$ cat design/flow/design.v
module i2c_master(dout,sda,scl,sda_drv,scl_drv,done,ack_err,busy,clk,rst,din,newd,addr,op);
input clk,rst,op,newd;
input [7:0] din;
input [6:0] addr;
output [7:0] dout;
input sda;
input scl;
output sda_drv;
output scl_drv;
output reg done, ack_err, busy;
parameter sys_freq = 40000000; 
parameter i2c_freq = 100000; 
parameter clk_count4 = sys_freq / i2c_freq;
parameter clk_count1 = clk_count4/4;
reg sda_t, scl_t, scl_en;
reg r_scl;
reg [1:0] pulse;
integer count1;
always @(posedge clk) begin
	if(rst) begin
		pulse <= 0;
		count1 <= 0;
	end
	else if(busy == 0) begin
		pulse <= 0;
		count1 <= 0;
	end
	else if(count1 == clk_count1-1) begin
		pulse <= 1;
		count1 <= count1+1;
	end
	else if(count1 == clk_count1*2-1) begin
		pulse <= 2;
		count1 <= count1+1;
	end
	else if(count1 == clk_count1*3-1) begin
		pulse <= 3;
		count1 <= count1+1;
	end
	else if(count1 == clk_count1*4-1) begin
		pulse <= 0;
		count1 <= 0;
	end
	else begin
		count1 <= count1 + 1;
	end
end
typedef enum logic [3:0]
		  {IDLE = 4'd0, 
		  START = 4'd1, 
		  WRITE_ADD = 4'd2, 
		  ACK_1 = 4'd3, 
		  WRITE_DATA = 4'd4, 
		  ACK_2 = 4'd5, 
		  STOP = 4'd6, 
		  MASTER_NACK = 4'd7,
		  READ_DATA = 4'd8} state_type;
state_type state;
reg [7:0] tx_data, rx_data;
reg [7:0] add;
reg sda_en, r_ack;
reg [3:0] bit_count;
always@(posedge clk) begin
	if(rst) begin
		state <= IDLE;
		bit_count <= 0;
		sda_t <= 0;
		scl_t <= 0;
		scl_en <= 1;
		tx_data <= 0;
		add <= 0;
		ack_err <= 0;
		busy <= 0;
		done <= 0;
		sda_en <= 0;
		r_ack <= 0;
		rx_data <= 0;
		r_scl <= 0;
	end
	else
		case(state) 
			IDLE: begin
				done <= 0;
				if(newd) begin
					state <= START;
					tx_data <= din;
					add <= {addr,op};
					busy <= 1;
					ack_err <= 0;
				end
				else begin
					state <= IDLE;
					tx_data <= 0;
					add <= 0;
					busy <= 0;
					ack_err <= 0;
				end
			end
			START: begin
				sda_en <= 1'b1;
				case(pulse)
					0: begin sda_t <= 1'b1; scl_t <= 1; end
					1: begin sda_t <= 1'b1; scl_t <= 1; end
					2: begin sda_t <= 1'b0; scl_t <= 1; end
					3: begin sda_t <= 1'b0; scl_t <= 1; end
				endcase
				if(count1 == clk_count1*4-1) begin
					sda_en <= 1;
					state <= WRITE_ADD;
					scl_t <= 0;
				end
				else begin
					state <= START;
				end
			end 
			WRITE_ADD: begin
				if(bit_count<=7) begin
					case(pulse) 
					0: begin scl_t <= 0; sda_t <= 1'b0; end
					1: begin scl_t <= 0; sda_t <= add[7-bit_count]; end
					2: begin scl_t <= 1;  end
					3: begin scl_t <= 1;  end
					endcase
					if(count1 == clk_count1*4-1) begin
						bit_count <= bit_count + 1;
						scl_t <= 0;
						state <= WRITE_ADD;
					end
					else begin
						state <= WRITE_ADD;
					end
				end
				else begin
					bit_count <= 0;
					state <= ACK_1;
					scl_t <= 0;
					sda_en <= 0;
				end
			end
			ACK_1: begin
				sda_en <= 0;
				case(pulse) 
					0: begin 
						scl_en <= 0;  
						if(count1 == 20)
							r_scl <= scl;
						else 	
							r_scl <= r_scl;
					end
					1: begin 
						scl_en <= 1;
						sda_t<= 1'b0; r_ack <= sda;
						scl_t <= (r_scl == 1'b1) ? 1'b0: 1'b0;
					end
					2: begin 
						scl_en <= 1;
						scl_t <= (r_scl == 1'b1) ? 1'b1: 1'b0;
					end
					3: begin 
						scl_en <= 1;
						scl_t <= (r_scl == 1'b1) ? 1'b1: 1'b0;
					end
				endcase
				if(count1 == clk_count1*4-1) begin
					if(r_scl == 1'b0) 
						state <= ACK_1;
					else if(r_ack == 0 && add[0] == 0) begin
						state <= WRITE_DATA;
						sda_en <= 1;
						scl_t <= 0;
						bit_count <= 0;
					end
					else if(r_ack == 0 && add[0] == 1) begin
						state <= READ_DATA;
						sda_en <= 0;
						scl_t <= 0;
						bit_count <= 0;
					end
					else begin
						state <= STOP;
						sda_en <= 1;
						ack_err <= 1;
					end
				end
				else begin
					state <= ACK_1;
				end
			end
			WRITE_DATA: begin
				sda_en <= 1'b1;
				if(bit_count <= 7) begin
					case(pulse) 
						0: begin scl_t <= 0; sda_t <= 1'b0; end
						1: begin scl_t <= 0; sda_t <= tx_data[7-bit_count]; end
						2: begin scl_t <= 1;  end
						3: begin scl_t <= 1;  end
					endcase
					if(count1 == clk_count1*4-1) begin
						bit_count <= bit_count + 1;
						state <= WRITE_DATA;
						scl_t <= 0;
					end
					else 
						state <= WRITE_DATA;
				end
				else begin
					state <= ACK_2;
					bit_count <= 0;
					sda_en <= 0;
				end
			end
			READ_DATA: begin
				sda_en <= 0;
				if(bit_count <= 7) begin
					case(pulse) 
						0: begin scl_t <= 0; sda_t <= 1'b0; end
						1: begin scl_t <= 0; sda_t <= 1'b0;end
						2: begin scl_t <= 1; rx_data <= (count1 == 200)?{rx_data[6:0],sda}: rx_data; end
						3: begin scl_t <= 1;  end
					endcase
					if(count1 == clk_count1*4-1) begin
						bit_count <= bit_count + 1;
						state <= READ_DATA;
						scl_t <= 0;
					end
					else 
						state <= READ_DATA;
				end
				else begin
					state <= MASTER_NACK;
					bit_count <= 0;
					sda_en <= 1;
				end
			end
			ACK_2: begin
				sda_en <= 0;
				case(pulse) 
					0: begin scl_t <= 0; sda_t <= 1'b0; end
					1: begin scl_t <= 0; sda_t <= 1'b0;end
					2: begin scl_t <= 1; sda_t<= 1'b0; r_ack <= 0; end
					3: begin scl_t <= 1;  end
				endcase
				if(count1 == clk_count1*4-1) begin
					scl_t <= 1;
					sda_t <= 0;
					if(r_ack == 0) begin
						state <= STOP;
						sda_en <= 1;
					end
					else begin
						state <= STOP;
						sda_en <= 1;
						ack_err <= 1;
					end
				end
				else begin
					state <= ACK_2;
				end
			end
			MASTER_NACK: begin
				sda_en <= 1;
				case(pulse) 
					0: begin scl_t <= 0; sda_t <= 1'b1; end
					1: begin scl_t <= 0; sda_t <= 1'b1; end
					2: begin scl_t <= 1; sda_t <= 1'b1; end
					3: begin scl_t <= 1; sda_t <= 1'b1; end
				endcase
				if(count1== clk_count1*4-1) begin
					scl_t <= 1;
					sda_t <= 0;
					state <= STOP;
				end
				else 
					state <= MASTER_NACK;
			end
			STOP: begin
				case(pulse) 
					0: begin scl_t <= 1; sda_t <= 1'b0; end
					1: begin scl_t <= 1; sda_t <= 1'b0; end
					2: begin scl_t <= 1; sda_t <= 1'b1; end
					3: begin scl_t <= 1; sda_t <= 1'b1; end
				endcase
				if(count1== clk_count1*4-1) begin
					state <= IDLE;
					done <= 1;
					busy <= 0;
					sda_en <= 1;
					scl_t <= 0;
				end
				else 
					state <= STOP;
			end
		endcase
end
assign sda_drv = (sda_en)?(sda_t==1'b0)?1'b0:1'b1:1'b1;
assign scl_drv = (scl_en==1'b1) ? scl_t : 1'b1;
assign dout = rx_data;
endmodule
module i2c_Slave(scl,sda,sda_drv,scl_drv,ack_err,clk,rst,stretch,done);
input scl,clk,rst,stretch;
input sda;
output sda_drv, scl_drv;
output reg done,ack_err;
reg sda_en,sda_t,scl_t,scl_en;
parameter sys_freq = 40000000;
parameter i2c_freq = 100000;  
parameter clk_count4 = sys_freq/i2c_freq;
parameter clk_count1 = clk_count4/4;
integer count1,i;
reg [1:0] pulse;
reg [7:0] mem[128];
reg busy;
reg [7:0] din,dout;
reg r_mem,w_mem;
reg [6:0] addr;
reg [7:0] r_addr;
always@(posedge clk) begin
	if(rst) begin
		for(i = 0;i<128;i=i+1) 
			mem[i] <= i;
		dout <= 8'b0;
	end
	else if(r_mem == 1'b1)
		dout <= mem[addr];
	else if(w_mem == 1'b1)
		mem[addr] <= din;
end
always@(posedge clk) begin
	if(rst) begin
		pulse <= 0;
		count1 <= 0;
	end
	else if(busy == 1'b0) begin
		pulse <= 2;
		count1 <= 202;
	end
	else if(count1 == clk_count1-1)begin
		pulse <= 1;
		count1 <= count1 + 1;
    end
	else if(count1 == clk_count1*2-1)begin
		pulse <= 2;
		count1 <= count1 + 1;
    end
	else if(count1 == clk_count1*3-1)begin
		pulse <= 3;
		count1 <= count1 + 1;
    end
	else if(count1 == clk_count1*4-1) begin
		pulse <= 0;
		count1 <= 0;
	end
	else begin
		count1 <= count1 + 1;
	end
end
typedef enum logic [3:0] {idle = 0, read_addr = 1, send_ack1 = 2, send_data = 3, master_ack = 4, read_data = 5, send_ack2 = 6, wait_p = 7, detect_stop = 8,wait_stretch = 9} state_type;
state_type state;
reg [3:0] bitcnt;
reg r_ack;
always@(posedge clk) begin
	if(rst) begin
		state <= idle;
		bitcnt <= 0;
		busy <= 0;
		din <= 8'd0;
		done <= 0;
		ack_err <= 0;
		sda_en <= 0;
		sda_t <= 0;
		r_mem <= 0;
		r_addr <= 0;
		addr <= 0;
		scl_t <= 0;
		scl_en <= 0;
		w_mem <= 0;
		r_ack <= 0;
	end
	else begin
		case(state) 
			idle: begin
				done <= 0;
				sda_en <= 1'b0;
				scl_en <= 0;
				if(sda == 1'b0 && scl == 1'b1) begin
					state <= wait_p;
					busy <= 1;
				end
				else 
					state <= idle;
			end
			wait_p: begin
				if(pulse == 2'b11 && count1 == 399) begin
					state <= read_addr;
				end
				else 
					state <= wait_p;
			end
			read_addr: begin
				sda_en <= 0;
				if(bitcnt <= 7) begin
					case(pulse)
						0: begin end
						1: begin end
						2: begin r_addr <= (count1==200)?{r_addr[6:0],sda}:r_addr; end
						3: begin end
					endcase
					if(count1 == clk_count1*4-1) begin
						bitcnt <= bitcnt + 1;
						state <= read_addr;
					end
					else 
						state <= read_addr;
			     end
					else begin
						if(stretch == 1'b1) begin
							state <= wait_stretch;
							bitcnt <= 0;
							scl_en <= 1;
							addr <= r_addr[7:1];
						end
						else begin
							state <= send_ack1;
							bitcnt <= 0;
							sda_en <= 1;
							scl_en <= 0;
							addr <= r_addr[7:1];
						end
					end
			end
			wait_stretch: begin
				case(pulse) 
					0: begin 
						scl_en <= 1;
						scl_t <= 0;
					end
					1: begin 
					   scl_en <= 1;
					   scl_t <= 0;
					 end
					2: begin scl_en <= 0;end
					3: begin end
				endcase
				if(count1 == clk_count1*4-1) begin
						if(stretch == 1'b1)
							state <= wait_stretch;
						else begin
							state <= send_ack1;
							scl_en <= 1'b0;
							sda_en <= 1'b1;
						end
					end
					else 
					   state <= wait_stretch;
			end
			send_ack1: begin
				sda_en <= 1;
				case(pulse)
					0: begin sda_t <= 0; scl_en <= 1; scl_t <= 1; end
					1: begin scl_en <= 0; end
					2: begin end
					3: begin end
				endcase
				if(count1 == clk_count1*4-1) begin
					if(r_addr[0] == 1'b0) begin
						state <= read_data;
						r_mem <= 1'b0;
					end
					else begin
						state <= send_data;
						r_mem <= 1'b1;
					end
				end
				else 
					state <= send_ack1;
			end
			send_data: begin
				sda_en <= 1;
				if(bitcnt <= 7) begin
					r_mem <= 0;
					case(pulse)
					0: begin end
					1: begin sda_t <= (count1==100)?dout[7-bitcnt] : sda_t; end
					2: begin end
					3: begin end
					endcase
					if(count1 == clk_count1*4-1) begin
						bitcnt<= bitcnt + 1;
						state <= send_data;
					end
					else begin
						state <= send_data;
					end
				end
				else begin
					state <= master_ack;
					bitcnt <= 0;
					sda_en <= 0;
				end
			end
			read_data: begin
				sda_en <= 0;
				if(bitcnt<= 7) begin
					case(pulse)
					0: begin end
					1: begin end
					2: begin din <=(count1==200)?{din[6:0],sda}:din; end
					3: begin end
					endcase
					if(count1 == clk_count1*4-1) begin
						state<= read_data;
						bitcnt <= bitcnt + 1;
					end
					else	
						state <= read_data;
				end
				else begin
					state <= send_ack2;
					bitcnt <= 0;
					sda_en <= 1;
					w_mem <= 1;
				end
			end
			send_ack2: begin
			sda_en <= 1;
				case(pulse)
					0: begin sda_t <= 0; end
					1: begin w_mem <= 0; end
					2: begin end
					3: begin end
				endcase
				if(count1 == clk_count1*4-1) begin
					state <= detect_stop;
					sda_en <= 0;
				end
				else 
					state <= send_ack2;
			end
			master_ack: begin
				case(pulse)
					0: begin end
					1: begin end
					2: begin r_ack <=(count1==200)?sda:r_ack; end
					3: begin end
				endcase
				if(count1 == clk_count1*4-1) begin
					if(r_ack == 1'b1) begin
						state <= detect_stop;
						sda_en <= 0;
						ack_err <= 1;
					end
					else begin
						state <= detect_stop;
						sda_en <= 0;
						ack_err <= 0;
					end
				end
				else 
					state <= master_ack;
			end
			detect_stop: begin
				sda_en <= 0;
				if(count1 == 399 && pulse == 2'b11) begin
					state <= idle;
					done <= 1;
					busy <= 0;
				end
				else 
					state <= detect_stop;
			end
			default: state <= idle;
		endcase
	end
end
assign sda_drv = (sda_en==1'b1)?sda_t:1'b1;
assign scl_drv = (scl_en == 1'b1) ? scl_t: 1'b1;
endmodule
`timescale 1ns / 1ps
module i2c_top(
input clk, rst, newd, op, stretch,
input [6:0] addr,
input [7:0] din,
output [7:0] dout,
output busy,ack_err,
output done,
output sda, scl
);
wire ack_errm, ack_errs;
wire sda_m, scl_m, sda_s, scl_s;
i2c_master master (dout,sda,scl,sda_m,scl_m,done,ack_errm,busy,clk,rst,din,newd,addr,op);
i2c_Slave slave (.clk(clk),.rst(rst),.stretch(stretch),.sda(sda),.scl(scl),.sda_drv(sda_s),.scl_drv(scl_s),.ack_err(ack_errs),.done() );
assign sda = sda_m & sda_s;
assign scl = scl_m & scl_s;
assign ack_err = ack_errs | ack_errm;
endmodule
$ cat design/flow/run.sh
#!/bin/bash
# the make line also repeats each setting of config.mk as NAME=value (left out here)
make -C /OpenROAD-flow-scripts/flow DESIGN_CONFIG=/design/flow/config.mk WORK_HOME=/design/flow/orfs CLKGATE_MAP_FILE= finish
$ cat design/flow/config.mk
export PLATFORM = sky130hd
export DESIGN_NAME = i2c_top
export DESIGN_NICKNAME = i2c_top
export VERILOG_FILES = /design/flow/design.v
export SDC_FILE = /design/flow/constraint.sdc
export NUM_CORES = 4
export LEC_CHECK = 0
export CAP_MARGIN = 20
export CORE_MARGIN = 2
export CORE_UTILIZATION = 70
export CTS_CLUSTER_DIAMETER = 349
export CTS_CLUSTER_SIZE = 25
export HOLD_SLACK_MARGIN = -0.09
export MAX_ROUTING_LAYER = met4
export PLACE_DENSITY = 0.64
export SETUP_SLACK_MARGIN = -0.48
export SLEW_MARGIN = 20
$ cat design/flow/constraint.sdc
create_clock -name core_clock -period 4.74 [get_ports {clk}]
set_input_delay 0.9480 -clock core_clock [delete_from_list [all_inputs] [get_ports {clk}]]
set_output_delay 0.9480 -clock core_clock [all_outputs]
set_load 0.01 [all_outputs]
==> results of run 1 <==
## metal layers
metal / GRT usage / share of wire
met4: 0.173 / 0.052
met2: 0.606 / 0.44
met1: 0.592 / 0.36
met3: 0.105 / 0.15
met5: - / 0
## final cells by class
class                   count  area share
diodes                      6    0.000254
inverters                  38     0.00250
well taps                1050      0.0222
clock inverters             3    0.000804
clock buffers              83      0.0243
flip-flops and latches   1196       0.579
repair buffers            265      0.0380
multi-input cells        2814       0.333
## through the flow
stage | utilization | power, uW | instance area [um2]
after floorplan | - | 12200 | 55900
after detailed placement | 0.729 | 12400 | 57600
after global placement | 0.729 | 12400 | 57600
after global routing | 0.748 | 18000 | 59100
after CTS | 0.748 | 17500 | 59100
final | 0.748 | 17600 | 59100
==> metrics.yaml, run 1 <==
status: "timing/DRC/antenna clean"
area_leaders: "edfxtp_1 55%, dfxtp_1 6.2%, or3_1 4.9%"
h-tree-depth: 2
swShare: 0.210
drc: 0
cts_tree: "yes"
setup_violations: 0
p_seq_uw: 11600
grt_max_degree: 141
vias_per_cell: 7.33
yosys_area_um2: 55900
drt_wl_total_um: 170000
peakVddDrop_mv: 0.391
fa_ha_area_frac: 0.00157
io_pins: 33
fin_nets: 4395
fillers: 5227
cp-startpoint: "slave.addr[2]$_SDFFE_PP0P_"
slew_headroom: 0.180
synth-simple-area-share: 0.173
maxCapViolCount: 0
ys_types: 87
dp.final_hpwl_um: 107000
worstPathRequired_ps: 5280
power.group.top: "registers"
grt_pass1_wl_um: 249000
root_buffer: "clkbuf_16"
crit_end: "slave.dout[0]$_SDFFE_PP0P_"
placedCellCount: 5359
synth_flop_count: 1196
area_delta_synth_final_pct: 5.76
instances_no_fill: 5455
leakage_uw: 0.0182
port_buffers: 32
clk_latency_ps: 680
tightestPinTransition_ps: 1230
antenna_found_initial: 5
endpoint_kind: "flop"
seq_area_um2: 34200
hp-class: "flop to flop"
yosys.area_share.aoi: 0.0823
place.gp.congestion: 1.01
top_area_cell: "edfxtp_1"
pwr-share-comb: 0.031
clockBufferDepth: 3
period_needed_ps: 3960
clkSinkCount: 1196
hold_buffers: 0
cp_slowest_stage_delay_ps: 920
cp.depth: 9
pwr.group.combinational_uw: 541
whs_ps: 468
path_buffers: 3
cts_buffers: 53
ff2ff_path_depth: 9
top_area_frac: 0.550
yosys_warnings: 2
avgSynthCellArea_um2: 12.3
track_usage: 0.426
maxClockFrequency_mhz: 252
clkPwrFrac: 0.307
syn-cell-area_um2: 55900
coreArea_um2: 79000
post-cts-setup-buffer-count: 0
fp_util: 0.708
multiInputGateArea_um2: 19700
critPathKind: "flop to flop"
arrival_ps: 4500
powerDensity_nw_per_um2: 297
edf_count: 1024
hold_start: "master.sda_t$_SDFFE_PP0P_"
crit_path_start_kind: "flop"
power_switching_uw: 3700
r2r_slack_ps: 780
ys.flop_type: "edfxtp_1"
hold_end: "master.sda_t$_SDFFE_PP0P_"
synthArstFlopShare: 0
dp_slack_ps: 849
finClkSkew_ps: 40.7
routedWlPerCell_um: 31.1
regToRegStartpoint: "slave.addr[2]$_SDFFE_PP0P_"
ys_sh_mux: 0.0834
ys_cells: 4555
synthCells: 4555
antenna_left: 0
top_cell: "edfxtp_1"
slowest_stage: "a2111oi_0"
r2r_end: "slave.dout[0]$_SDFFE_PP0P_"
share_seq_of_total_power: 0.662
std_cell_rows: 103
dr.first_iter.drc_count: 7185
die-height_um: 287
grt_pass1_vias: 37000
dr_total_vias: 40000
yosys-top-cells-count: "1024 x edfxtp_1, 437 x or3_1, 402 x clkbuf_1"
slew_violations: 0
p_int_uw: 13900
tns_ps: 0
hold_viol: 0
chipArea_um2: 82100
grt-ovfl-total: 0
fin_ws_ps: 779
ys_seq_frac: 0.612
pg_clk_uw: 5400
top_logic_kind: "simple AND/OR/NAND/NOR gates"
clk_pin_slew_ps: 110
synthXorXnorAreaFrac: 0.00830
chipWidth_um: 287
syn_nets: 4582
worstPathMaxFanout: 56
crit_path_frequent_cell: "buf_12"
drt_pass1_iterations: 6
hold_depth: 2
openroad.warnings: 35
worstPathCellList: "buf_12 -> buf_12 -> mux2_2 -> a221o_1 -> o2bb2ai_1 -> a2111oi_0 -> buf_4 -> and4_1 -> a211oi_1"
crit_family: "AND-OR/OR-AND gates"
ctsResizeCount: 0
fin_crit_sh: 0.836
rsz0062_at_grt: "false"
==> inputs of run 2 (changes only) <==
Settings changed: CAP_MARGIN 20 to 0, CTS_CLUSTER_DIAMETER 349 to 376, CTS_CLUSTER_SIZE 25 to 23, HOLD_SLACK_MARGIN -0.09 to default, MAX_ROUTING_LAYER met4 to default, PLACE_DENSITY 0.64 to default, PLACE_DENSITY_LB_ADDON from default to 0.02, SETUP_SLACK_MARGIN -0.48 to 0.85.
Clock period 4.74 ns to 2.88 ns, I/O delays scaled along.
==> run 2 against run 1 <==
Against the previous run: cell count rose by 4.0%; maximum frequency rose by 47%; still clean on timing, DRC and antenna; global-route usage grew 1.6 points; worst setup slack got worse by 590 ps; synthesized cell count did not move; largest cell class unchanged; cell area up 9.5%; core utilization up 7.1 points.
==> metrics.yaml, run 2 <==
hold_viol: 0
pwr.group.combinational_uw: 1070
setup_violations: 0
clk_pin_slew_ps: 100
clk_latency_ps: 700
edf_count: 1024
crit_end: "slave.dout[5]$_SDFFE_PP0P_"
die-height_um: 287
slew_violations: 0
dp.final_hpwl_um: 111000
regToRegStartpoint: "slave.addr[2]$_SDFFE_PP0P_"
pg_clk_uw: 9420
grt_pass1_vias: 39200
ff2ff_path_depth: 8
openroad.warnings: 41
dr_total_vias: 42300
place.gp.congestion: 0.983
top_cell: "edfxtp_1"
slowest_stage: "dfxtp_4"
critPathKind: "flop to flop"
grt-ovfl-total: 0
swShare: 0.215
p_int_uw: 23300
cp_slowest_stage_delay_ps: 490
synth-simple-area-share: 0.173
root_buffer: "clkbuf_16"
synthArstFlopShare: 0
ys_types: 87
ys_sh_mux: 0.0834
r2r_slack_ps: 190
synth_flop_count: 1196
slew_headroom: 0.238
yosys-top-cells-count: "1024 x edfxtp_1, 437 x or3_1, 402 x clkbuf_1"
pwr-share-comb: 0.036
worstPathMaxFanout: 10
multiInputGateArea_um2: 22000
maxCapViolCount: 0
powerDensity_nw_per_um2: 458
drt_pass1_iterations: 9
fin_crit_sh: 0.934
yosys_warnings: 2
cp-startpoint: "slave.addr[2]$_SDFFE_PP0P_"
synthCells: 4555
whs_ps: 156
avgSynthCellArea_um2: 12.3
hp-class: "input port to flop"
grt_pass1_wl_um: 265000
power_switching_uw: 6390
period_needed_ps: 2690
endpoint_kind: "flop"
ys.flop_type: "edfxtp_1"
dr.first_iter.drc_count: 7816
ys_seq_frac: 0.612
path_buffers: 2
fa_ha_area_frac: 0.00157
ys_cells: 4555
tns_ps: 0
r2r_end: "slave.dout[5]$_SDFFE_PP0P_"
seq_area_um2: 34300
share_seq_of_total_power: 0.646
rsz0062_at_grt: "true"
synthXorXnorAreaFrac: 0.00830
area_leaders: "edfxtp_1 55%, dfxtp_1 6.2%, or3_1 4.9%"
clockBufferDepth: 3
status: "timing/DRC/antenna clean"
syn-cell-area_um2: 55900
chipWidth_um: 287
antenna_found_initial: 13
cp.depth: 8
clkSinkCount: 1196
fillers: 4340
finClkSkew_ps: 30.9
worstPathCellList: "buf_4 -> buf_4 -> or2_4 -> o22ai_1 -> o31ai_4 -> o2111ai_4 -> nor4_4 -> o22ai_1"
leakage_uw: 0.0203
area_delta_synth_final_pct: 15.8
crit_family: "AND-OR/OR-AND gates"
vias_per_cell: 7.45
hold_start: "rst"
clkPwrFrac: 0.318
tightestPinTransition_ps: 1140
track_usage: 0.442
crit_path_start_kind: "flop"
top_area_frac: 0.550
power.group.top: "registers"
hold_end: "master.scl_en$_SDFFE_PP1P_"
routedWlPerCell_um: 32.5
yosys.area_share.aoi: 0.0823
peakVddDrop_mv: 0.816
port_buffers: 32
top_logic_kind: "simple AND/OR/NAND/NOR gates"
drc: 0
finalInstanceArea_um2: 64800
fin_nets: 4590
cts_buffers: 57
h-tree-depth: 2
placed_cell_area_um2: 59900
hold_buffers: 0
syn_nets: 4582
hold_depth: 3
antenna_left: 0
std_cell_rows: 103
cts_tree: "yes"
worstPathRequired_ps: 3460
p_seq_uw: 19200
io_pins: 33
fp_util: 0.708
coreArea_um2: 79000
arrival_ps: 3270
top_area_cell: "edfxtp_1"
chipArea_um2: 82100
yosys_area_um2: 55900
maxClockFrequency_mhz: 372
drt_wl_total_um: 184000
grt_max_degree: 129
[run 2: metrics by stage]
stage          setup WS, ps  power, uW   util  instances
6_report                189      29600  0.820       5672
5_1_grt                 259      30200  0.819       5663
3_3_place_gp           -333      20500  0.758       5399
4_1_cts                 349      29500  0.806       5609
3_5_place_dp           -372      20500  0.758       5399
2_1_floorplan           735      20100      -       4555
[run 2: metal layers]
layer	vias up	track usage	wire length, um
met5	-	0	104
met4	8	0.234	12400
met3	823	0.128	27600
met2	3608	0.654	81900
met1	20500	0.598	62600
li1	17300	-	-
[run 2: layout make-up]
cell class	count	share of cell area
repair buffers	455	0.0818
well taps	1050	0.0203
flip-flops and latches	1196	0.529
clock inverters	1	0.000135
clock buffers	106	0.0255
inverters	38	0.00245
multi-input cells	2815	0.340
diodes	11	0.000425
[run 2: timing repair]
action | CTS | global route
resized | 199 | 111
cloned | 13 | 5
setup endpoints to repair | 2152 | 2140
pin swaps | 46 | 35
setup buffers | 90 | 47
==> inputs of run 3 (changes only) <==
Settings changed: CAP_MARGIN 0 to 40, PLACE_DENSITY_LB_ADDON 0.02 to 0.06, SETUP_SLACK_MARGIN 0.85 to default.
Clock period 2.88 ns to 3.01 ns, I/O delays scaled along.
==> run 3 against run 2 <==
Against the previous run: flip-flop count unchanged; core utilization down 4.0 points; sequential share of layout area up 2.6 points; die area unchanged; global-route usage down 1.0 points; critical path type unchanged; register-to-register slack worse by 200 ps; worst setup slack worse by 200 ps; cell count up 0.49%; via count down 0.29%; routed wire length down 3.6%; critical endpoint is now slave.dout[4]$_SDFFE_PP0P_; now fails the layout checks on setup timing; critical path depth unchanged.
==> metrics.yaml, run 3 <==
antenna_left: 0
drc: 0
maxCapViolCount: 0
yosys_warnings: 2
regToRegStartpoint: "slave.addr[0]$_SDFFE_PP0P_"
synthArstFlopShare: 0
crit_path_start_kind: "flop"
top_logic_kind: "simple AND/OR/NAND/NOR gates"
grt_max_degree: 116
ys_seq_frac: 0.612
pg_clk_uw: 8830
h-tree-depth: 2
area_delta_synth_final_pct: 10.2
synthXorXnorAreaFrac: 0.00830
power.group.top: "registers"
status: "complete, but fails checks"
endpoint_kind: "flop"
share_seq_of_total_power: 0.651
swShare: 0.211
powerDensity_nw_per_um2: 457
area_leaders: "edfxtp_1 55%, dfxtp_1 6.2%, or3_1 4.9%"
pwr-share-comb: 0.036
synth-simple-area-share: 0.173
cts_buffers: 57
tightestPinTransition_ps: 888
die-height_um: 287
ff2ff_path_depth: 8
yosys.area_share.aoi: 0.0823
ys_types: 87
arrival_ps: 3640
yosys-top-cells-count: "1024 x edfxtp_1, 437 x or3_1, 402 x clkbuf_1"
crit_family: "AND-OR/OR-AND gates"
hold_end: "master.state[0]$_DFF_P_"
avgSynthCellArea_um2: 12.3
top_cell: "edfxtp_1"
std_cell_rows: 103
fin_nets: 4633
synthCells: 4555
routedWlPerCell_um: 31.2
placedCellCount: 5595
worstPathMaxFanout: 20
leakage_uw: 0.0196
worstPathRequired_ps: 3620
port_buffers: 32
chipWidth_um: 287
hold_depth: 4
power_switching_uw: 5950
dp.final_hpwl_um: 115000
r2r_slack_ps: -10
peakVddDrop_mv: 0.577
fin_crit_sh: 1.00
period_needed_ps: 3020
hp-class: "input port to flop"
clk_latency_ps: 690
vias_per_cell: 7.39
io_pins: 33
clk_pin_slew_ps: 110
r2r_end: "slave.dout[4]$_SDFFE_PP0P_"
cts_tree: "yes"
slew_headroom: 0.404
slowest_stage: "dfxtp_4"
grt_pass1_vias: 39800
place.gp.congestion: 1.04
drt_wl_total_um: 178000
clockBufferDepth: 3
coreArea_um2: 79000
crit_end: "slave.dout[4]$_SDFFE_PP0P_"
maxClockFrequency_mhz: 331
syn-cell-area_um2: 55900
root_buffer: "clkbuf_16"
synth_flop_count: 1196
hold_buffers: 0
clkPwrFrac: 0.313
drt_pass1_iterations: 8
clkSinkCount: 1196
check.faults: "setup timing"
cp_slowest_stage_delay_ps: 680
instances_no_fill: 5700
dr.first_iter.drc_count: 7361
edf_count: 1024
antenna_found_initial: 21
path_buffers: 2
cp.depth: 8
worstPathCellList: "buf_4 -> and2_1 -> buf_12 -> a22oi_1 -> mux2_2 -> o211ai_1 -> nor4_1 -> a311oi_1"
setup_violations: 1
fp_util: 0.708
ys_cells: 4555
yosys_area_um2: 55900
rsz0062_at_grt: "false"
track_usage: 0.432
slew_violations: 0
ys_sh_mux: 0.0834
hold_start: "rst"
p_int_uw: 22200
grt-ovfl-total: 0
ys.flop_type: "edfxtp_1"
chipArea_um2: 82100
cp-startpoint: "slave.addr[0]$_SDFFE_PP0P_"
openroad.warnings: 33
top_area_cell: "edfxtp_1"
hold_viol: 0
critPathKind: "flop to flop"
p_seq_uw: 18300
dr_total_vias: 42100
top_area_frac: 0.550
pwr.group.combinational_uw: 1010
finClkSkew_ps: 35.4
fa_ha_area_frac: 0.00157
grt_pass1_wl_um: 260000
fillers: 4821
fin_ws_ps: -12.9
whs_ps: 437
syn_nets: 4582
-- run 3: through the flow --
stage / setup TNS (ps) / util / total power (uW) / worst slack (ps) / instance area [um2]
6_report: -12.9 / 0.780 / 28200 / -12.9 / 61600
5_1_grt: 0 / 0.780 / 28800 / 18.7 / 61600
4_1_cts: 0 / 0.779 / 28100 / 0.666 / 61600
3_5_place_dp: -31.1 / 0.759 / 19700 / -31.1 / 60000
3_3_place_gp: -61.0 / 0.759 / 19700 / -61.0 / 59900
2_1_floorplan: 0 / - / 19200 / 244 / 55900
-- run 3: metal layers --
metal,wire length [um],track usage
met3,27500,0.129
met5,138,0
met1,60100,0.578
met4,12100,0.232
met2,77900,0.641
-- run 3: repair_timing --
| action | 4_1_cts | 5_1_grt |
|---|---|---|
| buffers inserted | 0 | 1 |
| setup endpoints to repair | 0 | 4 |
| gates resized | 0 | 3 |
-- run 3: cell type report --
cell class              instances  area [um2]  share of cell area
diodes                          7        17.5            0.000284
clock buffers                  95        1610              0.0262
clock inverters                 1        8.76            0.000142
inverters                      38         148             0.00240
multi-input cells            2814       19700               0.320
flip-flops and latches       1196       34200               0.556
well taps                    1050        1310              0.0213
repair buffers                499        4590              0.0746
==> inputs of run 4 (changes only) <==
Settings changed: CAP_MARGIN 40 to 20, CORE_UTILIZATION 70 to 65, CTS_CLUSTER_DIAMETER 376 to default, CTS_CLUSTER_SIZE 23 to default, PLACE_DENSITY_LB_ADDON 0.06 to default.
Clock period 3.01 ns to 2.87 ns, I/O delays scaled along.
==> run 4 against run 3 <==
Against the previous run: the layout still fails its checks (setup timing); hold slack worse by 85 ps; routed wire length grew 3.1%; area after synthesis stayed put; register-to-register slack worse by 80 ps; clock skew decreased by 2.7 ps; sequential power grew 5%; core utilization decreased by 2.6 points; flip-flop count unchanged; clock-buffer cell count grew 57; cell area up 4.2%.
==> metrics.yaml, run 4 <==
dr.first_iter.drc_count: 6455
area_leaders: "edfxtp_1 55%, dfxtp_1 6.2%, or3_1 4.9%"
synthArstFlopShare: 0
hold_viol: 0
dr_total_vias: 42000
antenna_found_initial: 7
vias_per_cell: 7.05
ff2ff_path_depth: 6
grt_pass1_wl_um: 269000
path_buffers: 1
synthXorXnorAreaFrac: 0.00830
slew_headroom: 0.231
yosys-top-cells-count: "1024 x edfxtp_1, 437 x or3_1, 402 x clkbuf_1"
hold_start: "rst"
fa_ha_area_frac: 0.00157
period_needed_ps: 2960
instances_no_fill: 5950
clkSinkCount: 1196
antenna_left: 0
ys_types: 87
hold_buffers: 0
grt_pass1_vias: 40200
synth_flop_count: 1196
top_logic_kind: "simple AND/OR/NAND/NOR gates"
total_power_uw: 36500
maxCapViolCount: 0
maxClockFrequency_mhz: 338
crit_path_start_kind: "flop"
routedWlPerCell_um: 30.8
drt_wl_total_um: 183000
powerDensity_nw_per_um2: 568
fin_ws_ps: -92.7
openroad.warnings: 36
worstPathRequired_ps: 3450
clk_latency_ps: 740
clk_pin_slew_ps: 60
setup_violations: 8
top_area_cell: "edfxtp_1"
whs_ps: 352
crit_family: "simple AND/OR/NAND/NOR gates"
grt_max_degree: 131
pg_clk_uw: 16200
h-tree-depth: 3
place.gp.congestion: 1.03
coreArea_um2: 85100
die-height_um: 297
leakage_uw: 0.0208
drt_pass1_iterations: 6
port_buffers: 32
r2r_end: "slave.dout[4]$_SDFFE_PP0P_"
tns_ps: -167
status: "complete, but fails checks"
share_seq_of_total_power: 0.528
placedCellCount: 5717
ys.flop_type: "edfxtp_1"
chipArea_um2: 88400
avgSynthCellArea_um2: 12.3
yosys_warnings: 2
fin_crit_sh: 1.03
crit_end: "slave.dout[4]$_SDFFE_PP0P_"
syn-cell-area_um2: 55900
worstPathCellList: "buf_4 -> mux4_2 -> a22oi_1 -> nand3_1 -> nor4_1 -> a311oi_1"
worstPathMaxFanout: 13
endpoint_kind: "flop"
yosys_area_um2: 55900
power_switching_uw: 7630
ys_sh_mux: 0.0834
std_cell_rows: 107
ys_seq_frac: 0.612
edf_count: 1024
grt-ovfl-total: 0
critPathKind: "flop to flop"
cp_slowest_stage_delay_ps: 580
drc: 0
hold_depth: 4
hold_end: "slave.pulse[0]$_DFF_P_"
area_delta_synth_final_pct: 14.9
tightestPinTransition_ps: 1150
fin_util: 0.754
cts_tree: "yes"
check.faults: "setup timing"
power.group.top: "registers"
swShare: 0.209
fin_nets: 4725
ys_cells: 4555
chipWidth_um: 297
dp.final_hpwl_um: 118000
finClkSkew_ps: 32.6
yosys.area_share.aoi: 0.0823
r2r_slack_ps: -90
slowest_stage: "dfxtp_4"
synthCells: 4555
top_cell: "edfxtp_1"
p_seq_uw: 19300
hp-class: "input port to flop"
fillers: 5668
track_usage: 0.412
clkPwrFrac: 0.443
cts_buffers: 120
clockBufferDepth: 3
cp.depth: 6
arrival_ps: 3550
top_area_frac: 0.550
fp_util: 0.657
root_buffer: "clkbuf_16"
p_int_uw: 28900
synth-simple-area-share: 0.173
pwr-share-comb: 0.030
regToRegStartpoint: "slave.addr[0]$_SDFFE_PP0P_"
io_pins: 33
cp-startpoint: "slave.addr[0]$_SDFFE_PP0P_"
pwr.group.combinational_uw: 1080
slew_violations: 0
peakVddDrop_mv: 0.633
syn_nets: 4582
-- run 4: timing repair --
item / in CTS / in global routing
gates resized: 4 / 8
setup endpoints to repair: 3 / 10
pin swaps: 0 / 1
gates cloned: 0 / 0
buffers inserted: 1 / 2
-- run 4: layout make-up --
type | instances | area, um2 | area share
Tap cell | 1144 | 1430 | 0.0223
Clock buffer | 152 | 3150 | 0.0491
Clock inverter | 74 | 847 | 0.0132
Antenna cell | 4 | 10.0 | 0.000156
Inverter | 38 | 148 | 0.00230
Timing Repair Buffer | 528 | 4680 | 0.0728
Multi-Input combinational cell | 2814 | 19700 | 0.307
Sequential cell | 1196 | 34200 | 0.533
-- run 4: routing by layer --
layer  up-vias  global-route usage  share of wire
met3       654               0.120           0.14
met1     20400               0.557           0.36
met5         -                   0        0.00015
li1      17600                   -              -
met2      3335               0.608           0.44
met4         4               0.219          0.061
-- run 4: through the flow --
| stage | instance area, um2 | setup slack, ps |
|---|---|---|
| 2_1_floorplan | 55900 | 132 |
| 3_3_place_gp | 60200 | -164 |
| 3_5_place_dp | 60200 | -169 |
| 4_1_cts | 64200 | 60.1 |
| 5_1_grt | 64200 | -0.151 |
| 6_report | 64200 | -92.7 |
==> inputs of run 5 (changes only) <==
Settings changed: ABC_AREA from default to 1, CORE_ASPECT_RATIO from default to 1.44, CORE_MARGIN 2 to 7, CORE_UTILIZATION 65 to 70, GPL_ROUTABILITY_DRIVEN from default to 0, MAX_ROUTING_LAYER from default to met4, PLACE_DENSITY_LB_ADDON from default to 0.09, SETUP_SLACK_MARGIN from default to 2.07.
Clock period 2.87 ns to 10.0 ns, I/O delays scaled along.
==> run 5 against run 4 <==
Against the previous run: the run now finishes clean; clock skew fell by 14 ps; non-clock buffer count down 462; clock-buffer cell count down 10; die area up 2.0%; global-route usage is 6.4 points lower; cell area is 5.0% lower; hold slack better by 98 ps; core utilization barely moved; via count grew 7.5%; worst setup slack improved by 5700 ps.
==> metrics.yaml, run 5 <==
rsz0062_at_grt: "false"
regToRegStartpoint: "slave.addr[0]$_SDFFE_PP0P_"
edf_count: 1024
p_int_uw: 7980
clkSinkCount: 1196
status: "timing/DRC/antenna clean"
drt_pass1_iterations: 13
die-height_um: 357
top_cell: "nand2_1"
worstPathCellList: "inv_1 -> o22ai_1 -> inv_1 -> clkdlybuf4s50_1"
slowest_stage: "clkdlybuf4s50_1"
hold_end: "master.pulse[3]$_DFF_P_"
slew_violations: 0
grt-ovfl-total: 0
power.group.top: "registers"
top_area_cell: "edfxtp_1"
synth_flop_count: 1196
ys_seq_frac: 0.597
ys_cells: 6762
crit_end: "sda"
finalInstanceArea_um2: 61000
critPathKind: "flop to primary output"
ys_sh_mux: 0
io_pins: 33
worstPathMaxFanout: 5
grt_pass1_vias: 43700
maxClockFrequency_mhz: 227
chipArea_um2: 90100
fin_ws_ps: 5600
synth-simple-area-share: 0.302
coreArea_um2: 80900
diodes: 0
synthArstFlopShare: 0
hp-class: "flop to flop"
area_leaders: "edfxtp_1 54%, nand2_1 21%, dfxtp_1 6.0%"
grt_pass1_wl_um: 236000
hold_depth: 2
cp-startpoint: "slave.sda_en$_SDFFE_PP0P_"
setup_violations: 0
dr.first_iter.drc_count: 4766
fin_crit_sh: 0.440
total_power_uw: 10100
clk_pin_slew_ps: 60
crit_path_frequent_cell: "inv_1"
cp.depth: 4
leakage_uw: 0.0233
ff2ff_path_depth: 15
ctsResizeCount: 0
placed_cell_area_um2: 57500
tightestPinTransition_ps: 1160
arrival_ps: 2400
drt_wl_total_um: 154000
antenna_found_initial: 0
ys.flop_type: "edfxtp_1"
dp.final_hpwl_um: 94400
drc: 0
hold_buffers: 0
slew_headroom: 0.230
cts_buffers: 106
yosys_warnings: 2
clockBufferDepth: 3
antenna_left: 0
share_seq_of_total_power: 0.562
area_delta_synth_final_pct: 6.56
fa_ha_area_frac: 0.00153
endpoint_kind: "primary output"
period_needed_ps: 4400
post-cts-setup-buffer-count: 0
cts_tree: "yes"
pwr-share-comb: 0.032
power_switching_uw: 2130
fin_nets: 6596
syn_nets: 6789
clkPwrFrac: 0.405
hold_viol: 0
yosys_area_um2: 57200
port_buffers: 32
std_cell_rows: 125
r2r_slack_ps: 5620
top_logic_kind: "simple AND/OR/NAND/NOR gates"
pwr.group.combinational_uw: 327
syn-cell-area_um2: 57200
top_area_frac: 0.537
r2r_end: "slave.dout[6]$_SDFFE_PP0P_"
dr_total_vias: 45100
clk_latency_ps: 690
vias_per_cell: 5.83
powerDensity_nw_per_um2: 166
routedWlPerCell_um: 19.9
fp_util: 0.708
worstPathRequired_ps: 8000
synthCells: 6762
h-tree-depth: 3
yosys-top-cells-count: "3144 x nand2_1, 1024 x edfxtp_1, 846 x nor2_1"
chipWidth_um: 252
pg_clk_uw: 4100
p_seq_uw: 5690
dp_slack_ps: 5180
finClkSkew_ps: 18.9
grt_max_degree: 205
peakVddDrop_mv: 0.148
tns_ps: 0
crit_path_start_kind: "flop"
track_usage: 0.348
cp_slowest_stage_delay_ps: 550
ys_types: 54
yosys.area_share.aoi: 0.0409
crit_family: "buffers and inverters"
root_buffer: "clkbuf_16"
synthXorXnorAreaFrac: 0.00306
maxCapViolCount: 0
path_buffers: 3
hold_start: "master.pulse[3]$_DFF_P_"
avgSynthCellArea_um2: 8.46
openroad.warnings: 37
swShare: 0.211
## run 5: routing by layer
metal,vias up,global-route usage,share of wire
li1,21200,-,-
met1,20700,0.399,0.35
met2,2572,0.574,0.48
met3,614,0.0483,0.095
met4,0,0.227,0.076
met5,-,-,0
## run 5: stage by stage
stage / cells / utilization / hold slack [ps]
5_1_grt: 7738 / 0.754 / 476
6_report: 7738 / 0.754 / 449
4_1_cts: 7737 / 0.754 / 457
2_1_floorplan: 6762 / - / 420
3_5_place_dp: 7539 / 0.712 / 445
3_3_place_gp: 7539 / 0.712 / 435
## run 5: layout make-up
type / count / area (um2)
Sequential cell: 1196 / 34200
Clock inverter: 56 / 563
Multi-Input combinational cell: 4812 / 19900
Timing Repair Buffer: 66 / 603
Inverter: 387 / 1510
Fill cell: 5751 / 19900
Clock buffer: 142 / 2870
Tap cell: 1079 / 1350
==> inputs of run 6 (changes only) <==
Settings changed: CORE_ASPECT_RATIO 1.44 to default, CORE_MARGIN 7 to 2, CORE_UTILIZATION 70 to 72, CTS_CLUSTER_DIAMETER from default to 368, CTS_CLUSTER_SIZE from default to 10, GPL_ROUTABILITY_DRIVEN 0 to default, MAX_ROUTING_LAYER met4 to default, PLACE_DENSITY_LB_ADDON 0.09 to default, SETUP_SLACK_MARGIN 2.07 to 0.86.
Clock period 10.0 ns to 2.87 ns, I/O delays scaled along.
==> run 6 against run 5 <==
Against the previous run: still clean on timing, DRC and antenna; first-iteration DRC count up 67%; critical path depth up 12; cell count up 3.7%; clock skew up 5.9 ps; worst setup slack worse by 5300 ps; non-clock buffer count up 317; global-route usage up 6.1 points; critical endpoint is now slave.dout[1]$_SDFFE_PP0P_; largest cell class unchanged.
==> metrics.yaml, run 6 <==
syn-cell-area_um2: 57200
synth-simple-area-share: 0.302
pwr.group.combinational_uw: 1420
synth_flop_count: 1196
swShare: 0.220
path_buffers: 4
place.gp.congestion: 0.947
top_area_frac: 0.537
dp.final_hpwl_um: 97400
hold_depth: 4
top_cell: "nand2_1"
die-height_um: 286
clockBufferDepth: 3
clkPwrFrac: 0.426
power.group.top: "registers"
yosys_area_um2: 57200
antenna_found_initial: 1
power_switching_uw: 8130
fin_nets: 6953
synthXorXnorAreaFrac: 0.00306
track_usage: 0.409
cp_slowest_stage_delay_ps: 410
ys_cells: 6762
rsz0062_at_grt: "true"
slowest_stage: "dfxtp_4"
placed_cell_area_um2: 59100
share_seq_of_total_power: 0.536
drt_wl_total_um: 183000
cts_tree: "yes"
leakage_uw: 0.0262
grt_max_degree: 92
drt_pass1_iterations: 9
fp_util: 0.726
hold_end: "slave.w_mem$_SDFFE_PP0P_"
setup_violations: 0
clkSinkCount: 1196
cp-startpoint: "slave.addr[0]$_SDFFE_PP0P_"
ys_sh_mux: 0
openroad.warnings: 35
hp-class: "input port to flop"
fa_ha_area_frac: 0.00153
worstPathRequired_ps: 3510
finClkSkew_ps: 24.8
crit_path_frequent_cell: "nand2_1"
routedWlPerCell_um: 22.8
yosys_warnings: 2
arrival_ps: 3240
ff2ff_path_depth: 16
slew_violations: 0
hold_buffers: 0
area_delta_synth_final_pct: 19.4
crit_end: "slave.dout[1]$_SDFFE_PP0P_"
ys_seq_frac: 0.597
edf_count: 1024
yosys-top-cells-count: "3144 x nand2_1, 1024 x edfxtp_1, 846 x nor2_1"
grt_pass1_vias: 45400
synthArstFlopShare: 0
root_buffer: "clkbuf_16"
tightestPinTransition_ps: 881
grt-ovfl-total: 0
tns_ps: 0
dr_total_vias: 50300
hold_viol: 0
fillers: 4040
top_logic_kind: "simple AND/OR/NAND/NOR gates"
p_seq_uw: 19800
area_leaders: "edfxtp_1 54%, nand2_1 21%, dfxtp_1 6.0%"
maxClockFrequency_mhz: 384
p_int_uw: 28900
slew_headroom: 0.413
fin_crit_sh: 0.908
port_buffers: 32
avgSynthCellArea_um2: 8.46
cts_buffers: 137
syn_nets: 6789
ys_types: 54
endpoint_kind: "flop"
pg_clk_uw: 15800
yosys.area_share.aoi: 0.0409
status: "timing/DRC/antenna clean"
diodes: 0
ys.flop_type: "edfxtp_1"
crit_path_start_kind: "flop"
io_pins: 33
top_area_cell: "edfxtp_1"
std_cell_rows: 103
vias_per_cell: 6.27
period_needed_ps: 2610
powerDensity_nw_per_um2: 541
dr.first_iter.drc_count: 7955
finalInstanceArea_um2: 68400
r2r_end: "slave.dout[1]$_SDFFE_PP0P_"
antenna_left: 0
crit_family: "simple AND/OR/NAND/NOR gates"
r2r_slack_ps: 260
worstPathCellList: "buf_12 -> clkinv_16 -> buf_12 -> buf_16 -> nand2_1 -> nand2_1 -> nand2_1 -> nand2_1 -> nand2_1 -> nand2_1 -> nand2_1 -> nand4_1 -> nand2_1 -> nand2_1 -> nor2_2 -> nor2_1"
grt_pass1_wl_um: 254000
chipWidth_um: 286
coreArea_um2: 78900
chipArea_um2: 81800
worstPathMaxFanout: 31
critPathKind: "flop to flop"
maxCapViolCount: 0
clk_pin_slew_ps: 60
h-tree-depth: 4
pwr-share-comb: 0.038
regToRegStartpoint: "slave.addr[0]$_SDFFE_PP0P_"
clk_latency_ps: 750
cp.depth: 16
drc: 0
hold_start: "rst"
synthCells: 6762
peakVddDrop_mv: 0.885
==> run 6: final cells by class <==
| type | count | area, um2 | area share |
|---|---|---|---|
| sequential | 1196 | 34200 | 0.501 |
| multi-input combinational | 4813 | 22400 | 0.327 |
| timing repair buffer | 383 | 4710 | 0.0689 |
| clock buffer | 170 | 3590 | 0.0526 |
| inverter | 387 | 1800 | 0.0263 |
| tap | 1050 | 1310 | 0.0192 |
| clock inverter | 14 | 215 | 0.00315 |
| timing repair inverter | 8 | 109 | 0.00159 |
==> run 6: layer usage <==
layer | GRT usage | vias up | wire, um
met5 | 0 | - | 0
met4 | 0.223 | 0 | 13100
met3 | 0.0935 | 1020 | 26500
met2 | 0.639 | 4318 | 82400
met1 | 0.537 | 23000 | 60500
li1 | - | 22000 | -
==> run 6: through the flow <==
stage	hold WS, ps	utilization	worst slack [ps]	power [uW]	std cells
6_report	290	0.867	264	37000	8021
5_1_grt	313	0.867	296	37700	8021
4_1_cts	226	0.830	631	36600	7907
3_5_place_dp	447	0.749	69.0	21300	7634
3_3_place_gp	433	0.749	123	21300	7634
2_1_floorplan	420	-	786	20900	6762
==> run 6: what timing repair did <==
action                                  4_1_cts  5_1_grt
buffers inserted                             64      103
endpoints found under the setup margin     1641     1192
pin swaps                                    61      126
cloned                                       25       11
gates resized                               420      513
==> inputs of run 7 (changes only) <==
Settings changed: ABC_AREA 1 to 0, CAP_MARGIN 20 to 5, CORE_UTILIZATION 72 to 70, CTS_CLUSTER_DIAMETER 368 to 222, CTS_CLUSTER_SIZE 10 to default, SETUP_SLACK_MARGIN 0.86 to 1.98.
Clock period 2.87 ns to 6.72 ns, I/O delays scaled along.
==> run 7 against run 6 <==
Against the previous run: routed wire length is 6.1% lower; clock-buffer cell count decreased by 14; highest routed layer is now met5; core utilization shrank 9.6 points; cell count is 32% lower; non-clock buffer count decreased by 221; first-iteration DRC count decreased by 17%; total power shrank 58%; register-to-register slack gained 2100 ps; global-route usage is 0.74 points higher.
==> metrics.yaml, run 7 <==
crit_end: "slave.mem[49][1]$_SDFFCE_PN0P_"
crit_path_start_kind: "input port"
drt_wl_total_um: 171000
placedCellCount: 5260
worstPathMaxFanout: 61
setup_violations: 0
dp.final_hpwl_um: 105000
ff2ff_path_depth: 5
coreArea_um2: 79000
p_int_uw: 12300
synth-simple-area-share: 0.173
r2r_end: "slave.mem[49][1]$_SDFFCE_PN0P_"
peakVddDrop_mv: 0.230
ys.flop_type: "edfxtp_1"
chipWidth_um: 287
yosys_warnings: 2
io_pins: 33
leakage_uw: 0.0189
std_cell_rows: 103
fin_crit_sh: 0.649
maxCapViolCount: 0
r2r_slack_ps: 2410
grt_pass1_wl_um: 250000
hold_start: "slave.ack_err$_SDFFE_PP0P_"
tns_ps: 0
top_cell: "edfxtp_1"
area_delta_synth_final_pct: 8.83
place.gp.congestion: 0.991
seq_area_um2: 34200
clkPwrFrac: 0.448
track_usage: 0.417
slew_violations: 0
power_switching_uw: 3210
chipArea_um2: 82100
cp_slowest_stage_delay_ps: 1270
h-tree-depth: 3
antenna_found_initial: 12
worstPathRequired_ps: 7040
arrival_ps: 4690
cts_buffers: 120
dr_total_vias: 40400
synthXorXnorAreaFrac: 0.00830
period_needed_ps: 4360
fp_util: 0.708
tightestPinTransition_ps: 1370
synth_flop_count: 1196
openroad.warnings: 32
synthCells: 4555
placed_cell_area_um2: 56700
area_leaders: "edfxtp_1 55%, dfxtp_1 6.2%, or3_1 4.9%"
avgSynthCellArea_um2: 12.3
regToRegStartpoint: "slave.r_mem$_SDFFE_PP0P_"
ys_sh_mux: 0.0834
multiInputGateArea_um2: 19700
hold_viol: 0
ctsResizeCount: 0
status: "timing/DRC/antenna clean"
synthArstFlopShare: 0
maxClockFrequency_mhz: 229
yosys.area_share.aoi: 0.0823
share_seq_of_total_power: 0.529
hold_buffers: 0
rsz0062_at_grt: "false"
top_area_cell: "edfxtp_1"
fin_nets: 4359
yosys_area_um2: 55900
fa_ha_area_frac: 0.00157
clk_pin_slew_ps: 60
vias_per_cell: 7.36
worstPathCellList: "buf_4 -> inv_4 -> and3_1 -> nand3_4 -> o21ai_0"
cts_tree: "yes"
swShare: 0.207
dr.first_iter.drc_count: 6568
syn-cell-area_um2: 55900
antenna_left: 0
syn_nets: 4582
crit_family: "simple AND/OR/NAND/NOR gates"
post-cts-setup-buffer-count: 0
root_buffer: "clkbuf_16"
ys_cells: 4555
cp.depth: 5
edf_count: 1024
ys_types: 87
ys_seq_frac: 0.612
power.group.top: "registers"
finClkSkew_ps: 30.3
die-height_um: 287
pg_clk_uw: 6970
drt_pass1_iterations: 6
critPathKind: "input port to flop"
pwr.group.combinational_uw: 351
path_buffers: 2
clk_latency_ps: 730
clockBufferDepth: 3
finalInstanceArea_um2: 60800
p_seq_uw: 8230
cp-startpoint: "rst"
clkSinkCount: 1196
slowest_stage: "o21ai_0"
pwr-share-comb: 0.023
powerDensity_nw_per_um2: 256
grt_max_degree: 83
instances_no_fill: 5488
yosys-top-cells-count: "1024 x edfxtp_1, 437 x or3_1, 402 x clkbuf_1"
drc: 0
slew_headroom: 0.0772
routedWlPerCell_um: 31.2
fillers: 4895
hp-class: "flop to flop"
grt_pass1_vias: 37400
hold_depth: 2
top_logic_kind: "simple AND/OR/NAND/NOR gates"
endpoint_kind: "flop"
grt-ovfl-total: 0
top_area_frac: 0.550
hold_end: "slave.ack_err$_SDFFE_PP0P_"
port_buffers: 32
==> run 7: metal layers <==
layer,up-vias,track usage,wire (um)
met5,-,0.00349,124
met1,19600,0.574,61100
li1,16900,-,-
met2,3341,0.602,75000
met3,644,0.129,25100
met4,22,0.214,10000
==> run 7: cell type report <==
type                    instances  share of cell area
diodes                          4            0.000165
clock buffers                 156              0.0550
clock inverters                68              0.0122
inverters                      38             0.00243
multi-input cells            2814               0.324
flip-flops and latches       1196               0.563
well taps                    1050              0.0216
repair buffers                162              0.0221
==> run 7: metrics by stage <==
stage / hold WS, ps / worst slack [ps] / total power (uW) / utilization
after floorplan: 427 / 3210 / 8580 / -
after global placement: 443 / 1840 / 8710 / 0.718
after detailed placement: 443 / 1710 / 8720 / 0.718
after CTS: 453 / 2460 / 15500 / 0.770
after global routing: 492 / 2230 / 15800 / 0.770
final: 456 / 2360 / 15500 / 0.770
==> inputs of run 8 (changes only) <==
Settings changed: ABC_AREA 0 to default, CAP_MARGIN 5 to 10, CORE_UTILIZATION 70 to 72, CTS_CLUSTER_DIAMETER 222 to 364, CTS_CLUSTER_SIZE from default to 15, PLACE_DENSITY_LB_ADDON from default to 0.04, SETUP_SLACK_MARGIN 1.98 to 0.81, SLEW_MARGIN 20 to 40, TNS_END_PERCENT from default to 5.
Clock period 6.72 ns to 2.87 ns, I/O delays scaled along.
==> run 8 against run 7 <==
Against the previous run: the layout now fails its checks (setup timing); clock power up 71%; core utilization increased by 7.9 points; critical path type is now flop to flop; clock-buffer cell count down 26; area after synthesis did not move; routed wire length grew 11%; non-clock buffer count up 387; critical path depth increased by 3; clock skew grew 2.6 ps; combinational power rose to 3.2 times the previous value.
==> metrics.yaml, run 8 <==
status: "complete, but fails checks"
check.faults: "setup timing"
port_buffers: 32
r2r_slack_ps: -40
crit_end: "slave.dout[1]$_SDFFE_PP0P_"
clk_pin_slew_ps: 70
arrival_ps: 3470
finalInstanceArea_um2: 65500
pwr.group.combinational_uw: 1110
hold_depth: 4
edf_count: 1024
syn-cell-area_um2: 55900
chipArea_um2: 79900
yosys_area_um2: 55900
top_area_frac: 0.550
dp.final_hpwl_um: 115000
clkPwrFrac: 0.369
finClkSkew_ps: 32.9
crit_family: "AND-OR/OR-AND gates"
r2r_end: "slave.dout[1]$_SDFFE_PP0P_"
place.gp.congestion: 1.05
cts_buffers: 89
pwr-share-comb: 0.034
area_delta_synth_final_pct: 17.2
ff2ff_path_depth: 8
maxCapViolCount: 0
fin_crit_sh: 1.02
antenna_found_initial: 15
ys_types: 87
ys_cells: 4555
p_seq_uw: 19300
openroad.warnings: 33
slew_headroom: 0.201
grt_max_degree: 86
hold_start: "rst"
avgSynthCellArea_um2: 12.3
period_needed_ps: 2910
dr_total_vias: 43800
yosys_warnings: 2
hp-class: "input port to flop"
clockBufferDepth: 3
share_seq_of_total_power: 0.597
worstPathCellList: "buf_4 -> nor2b_4 -> buf_6 -> a222oi_1 -> a211oi_1 -> a21oi_1 -> and4_1 -> a311oi_1"
fa_ha_area_frac: 0.00157
h-tree-depth: 3
fp_util: 0.724
cts_tree: "yes"
drt_wl_total_um: 190000
fin_nets: 4715
ys.flop_type: "edfxtp_1"
power.group.top: "registers"
track_usage: 0.451
grt_pass1_vias: 40400
drc: 0
synth-simple-area-share: 0.173
instances_no_fill: 5780
worstPathMaxFanout: 4
synthCells: 4555
chipWidth_um: 283
cp_slowest_stage_delay_ps: 1030
powerDensity_nw_per_um2: 492
peakVddDrop_mv: 0.570
fin_ws_ps: -44.9
regToRegStartpoint: "slave.addr[2]$_SDFFE_PP0P_"
synth_flop_count: 1196
worstPathRequired_ps: 3420
grt_pass1_wl_um: 263000
maxClockFrequency_mhz: 343
placed_cell_area_um2: 60200
yosys.area_share.aoi: 0.0823
top_area_cell: "edfxtp_1"
hold_end: "slave.pulse[0]$_DFF_P_"
synthXorXnorAreaFrac: 0.00830
die-height_um: 283
hold_viol: 0
endpoint_kind: "flop"
clkSinkCount: 1196
leakage_uw: 0.0210
critPathKind: "flop to flop"
area_leaders: "edfxtp_1 55%, dfxtp_1 6.2%, or3_1 4.9%"
cp-startpoint: "slave.addr[2]$_SDFFE_PP0P_"
vias_per_cell: 7.58
top_logic_kind: "simple AND/OR/NAND/NOR gates"
io_pins: 33
top_cell: "edfxtp_1"
synthArstFlopShare: 0
rsz0062_at_grt: "true"
crit_path_start_kind: "flop"
syn_nets: 4582
path_buffers: 2
hold_buffers: 0
drt_pass1_iterations: 14
fin_util: 0.849
slew_violations: 0
clk_latency_ps: 700
root_buffer: "clkbuf_16"
setup_violations: 1
ys_seq_frac: 0.612
swShare: 0.214
antenna_left: 0
routedWlPerCell_um: 32.8
placedCellCount: 5500
p_int_uw: 25400
coreArea_um2: 77200
tns_ps: -44.9
grt-ovfl-total: 0
yosys-top-cells-count: "1024 x edfxtp_1, 437 x or3_1, 402 x clkbuf_1"
pg_clk_uw: 11900
std_cell_rows: 102
cp.depth: 8
dr.first_iter.drc_count: 8087
tightestPinTransition_ps: 1200
slowest_stage: "a222oi_1"
power_switching_uw: 6880
ys_sh_mux: 0.0834
[run 8: cell type report]
class | instances | area, um2
repair buffers | 549 | 5850
flip-flops and latches | 1196 | 34300
inverters | 38 | 163
fillers | 3791 | 11700
diodes | 6 | 15.0
clock inverters | 7 | 105
multi-input cells | 2814 | 21400
clock buffers | 130 | 2400
well taps | 1040 | 1300
[run 8: stage by stage]
stage / hold WS, ps / total power (uW) / setup WS (ps)
after floorplan: 427 / 20200 / 679
after detailed placement: 449 / 20600 / 65.9
after global routing: 438 / 32800 / 65.0
after global placement: 438 / 20600 / -50.1
after CTS: 436 / 32100 / 293
final: 436 / 32200 / -44.9
[run 8: repair_timing]
| item | 4_1_cts | 5_1_grt |
|---|---|---|
| resized | 96 | 206 |
| gates cloned | 2 | 17 |
| setup buffers | 52 | 66 |
| setup endpoints to repair | 2081 | 2096 |
| pin swaps | 26 | 52 |
[run 8: layer usage]
| metal | GRT usage | share of wire |
|---|---|---|
| met5 | 0.00611 | 0.0010 |
| met4 | 0.253 | 0.077 |
| met3 | 0.131 | 0.16 |
| met2 | 0.670 | 0.43 |
| met1 | 0.601 | 0.33 |
==> inputs of run 9 (changes only) <==
Settings changed: CAP_MARGIN 10 to 20, CORE_UTILIZATION 72 to 21, CTS_CLUSTER_DIAMETER 364 to default, CTS_CLUSTER_SIZE 15 to default, PLACE_DENSITY_LB_ADDON 0.04 to default, SETUP_SLACK_MARGIN 0.81 to default, SLEW_MARGIN 40 to 20, TNS_END_PERCENT 5 to default.
Clock period 2.87 ns to 13.6 ns, I/O delays scaled along.
==> run 9 against run 8 <==
Against the previous run: the run now finishes clean; synthesized cell count is the same; worst setup slack improved by 7900 ps; clock skew grew 24 ps; sequential share of layout area up 1.6 points; routed wire length is 3.5% lower; critical path depth decreased by 2; cell area fell by 3.1%; flip-flop count is the same; critical path type is now input port to flop.
==> metrics.yaml, run 9 <==
synth_flop_count: 1196
fin_crit_sh: 0.426
worstPathMaxFanout: 52
critPathKind: "input port to flop"
hold_viol: 0
drt_pass1_iterations: 26
syn_nets: 4582
die-height_um: 520
leakage_uw: 0.0186
synthArstFlopShare: 0
crit_path_start_kind: "input port"
top_area_frac: 0.550
status: "timing/DRC/antenna clean"
hp-class: "flop to flop"
arrival_ps: 6170
r2r_end: "slave.mem[51][2]$_SDFFCE_PN0P_"
top_logic_kind: "simple AND/OR/NAND/NOR gates"
period_needed_ps: 5790
grt_pass1_wl_um: 265000
routedWlPerCell_um: 23.1
finClkSkew_ps: 57.0
h-tree-depth: 3
syn-cell-area_um2: 55900
chipArea_um2: 270000
cp_slowest_stage_delay_ps: 900
yosys-top-cells-count: "1024 x edfxtp_1, 437 x or3_1, 402 x clkbuf_1"
p_seq_uw: 4070
cts_buffers: 118
area_leaders: "edfxtp_1 55%, dfxtp_1 6.2%, or3_1 4.9%"
cp-startpoint: "rst"
ys_cells: 4555
antenna_found_initial: 7
ff2ff_path_depth: 7
grt_max_degree: 74
dp.final_hpwl_um: 111000
clkSinkCount: 1196
worstPathRequired_ps: 13980
post-cts-setup-buffer-count: 0
fp_util: 0.211
chipWidth_um: 520
grt_pass1_vias: 37600
hold_depth: 2
clkPwrFrac: 0.439
track_usage: 0.130
pwr.group.combinational_uw: 170
fin_util: 0.240
dr_total_vias: 39400
synth-simple-area-share: 0.173
coreArea_um2: 265000
io_pins: 33
p_int_uw: 5930
pwr-share-comb: 0.022
crit_family: "simple AND/OR/NAND/NOR gates"
swShare: 0.216
maxCapViolCount: 0
powerDensity_nw_per_um2: 119
finalInstanceArea_um2: 63500
top_area_cell: "edfxtp_1"
avgSynthCellArea_um2: 12.3
area_delta_synth_final_pct: 13.6
openroad.warnings: 30
slew_headroom: 0.183
pg_clk_uw: 3320
drt_wl_total_um: 183000
hold_start: "slave.ack_err$_SDFFE_PP0P_"
hold_end: "slave.ack_err$_SDFFE_PP0P_"
yosys_area_um2: 55900
ctsResizeCount: 0
peakVddDrop_mv: 0.0991
top_cell: "edfxtp_1"
ys.flop_type: "edfxtp_1"
antenna_left: 0
clk_pin_slew_ps: 70
fa_ha_area_frac: 0.00157
tightestPinTransition_ps: 1230
crit_end: "slave.mem[45][3]$_SDFFCE_PN1P_"
endpoint_kind: "flop"
r2r_slack_ps: 8010
power.group.top: "registers"
hold_buffers: 0
placed_cell_area_um2: 59600
clk_latency_ps: 770
cp.depth: 6
synthXorXnorAreaFrac: 0.00830
rsz0062_at_grt: "false"
setup_violations: 0
fin_nets: 4335
dr.first_iter.drc_count: 5571
edf_count: 1024
vias_per_cell: 4.96
port_buffers: 32
ys_seq_frac: 0.612
root_buffer: "clkbuf_16"
total_power_uw: 7560
tns_ps: 0
crit_path_frequent_cell: "buf_4"
path_buffers: 3
yosys_warnings: 2
share_seq_of_total_power: 0.538
slew_violations: 0
worstPathCellList: "buf_4 -> inv_4 -> and3_1 -> nand3_4 -> buf_4 -> o21ai_0"
slowest_stage: "o21ai_0"
drc: 0
synthCells: 4555
maxClockFrequency_mhz: 173
regToRegStartpoint: "slave.addr[2]$_SDFFE_PP0P_"
cts_tree: "yes"
grt-ovfl-total: 0
std_cell_rows: 189
ys_sh_mux: 0.0834
yosys.area_share.aoi: 0.0823
power_switching_uw: 1630
place.gp.congestion: 0.909
ys_types: 87
clockBufferDepth: 3
run 9: final cells by class:
class                           count  area [um2]
Inverter                           38         148
Sequential cell                  1196       34200
Antenna cell                        2        5.00
Clock buffer                      137        3080
Timing Repair Buffer              140        1120
Clock inverter                     79         783
Multi-Input combinational cell   2814       19700
Fill cell                       27600      202000
Tap cell                         3533        4420
run 9: through the flow:
| stage | std cells | hold WS, ps | worst slack, ps |
|---|---|---|---|
| after floorplan | 4555 | 427 | 8720 |
| after global placement | 7713 | 453 | 7180 |
| after detailed placement | 7713 | 451 | 7030 |
| after CTS | 7929 | 463 | 7850 |
| after global routing | 7937 | 482 | 7660 |
| final | 7939 | 465 | 7810 |
run 9: metal layers:
metal  vias up  track usage  wire length (um)  share of wire
met4         2       0.0534              8300          0.045
met3       457       0.0310             21000           0.11
met2      2435        0.201             81600           0.45
met1     19700        0.174             72100           0.39
met5         -            0                 7       0.000038
li1      16800            -                 -              -
No activity file was given, so power comes from the tool's default toggle rates.
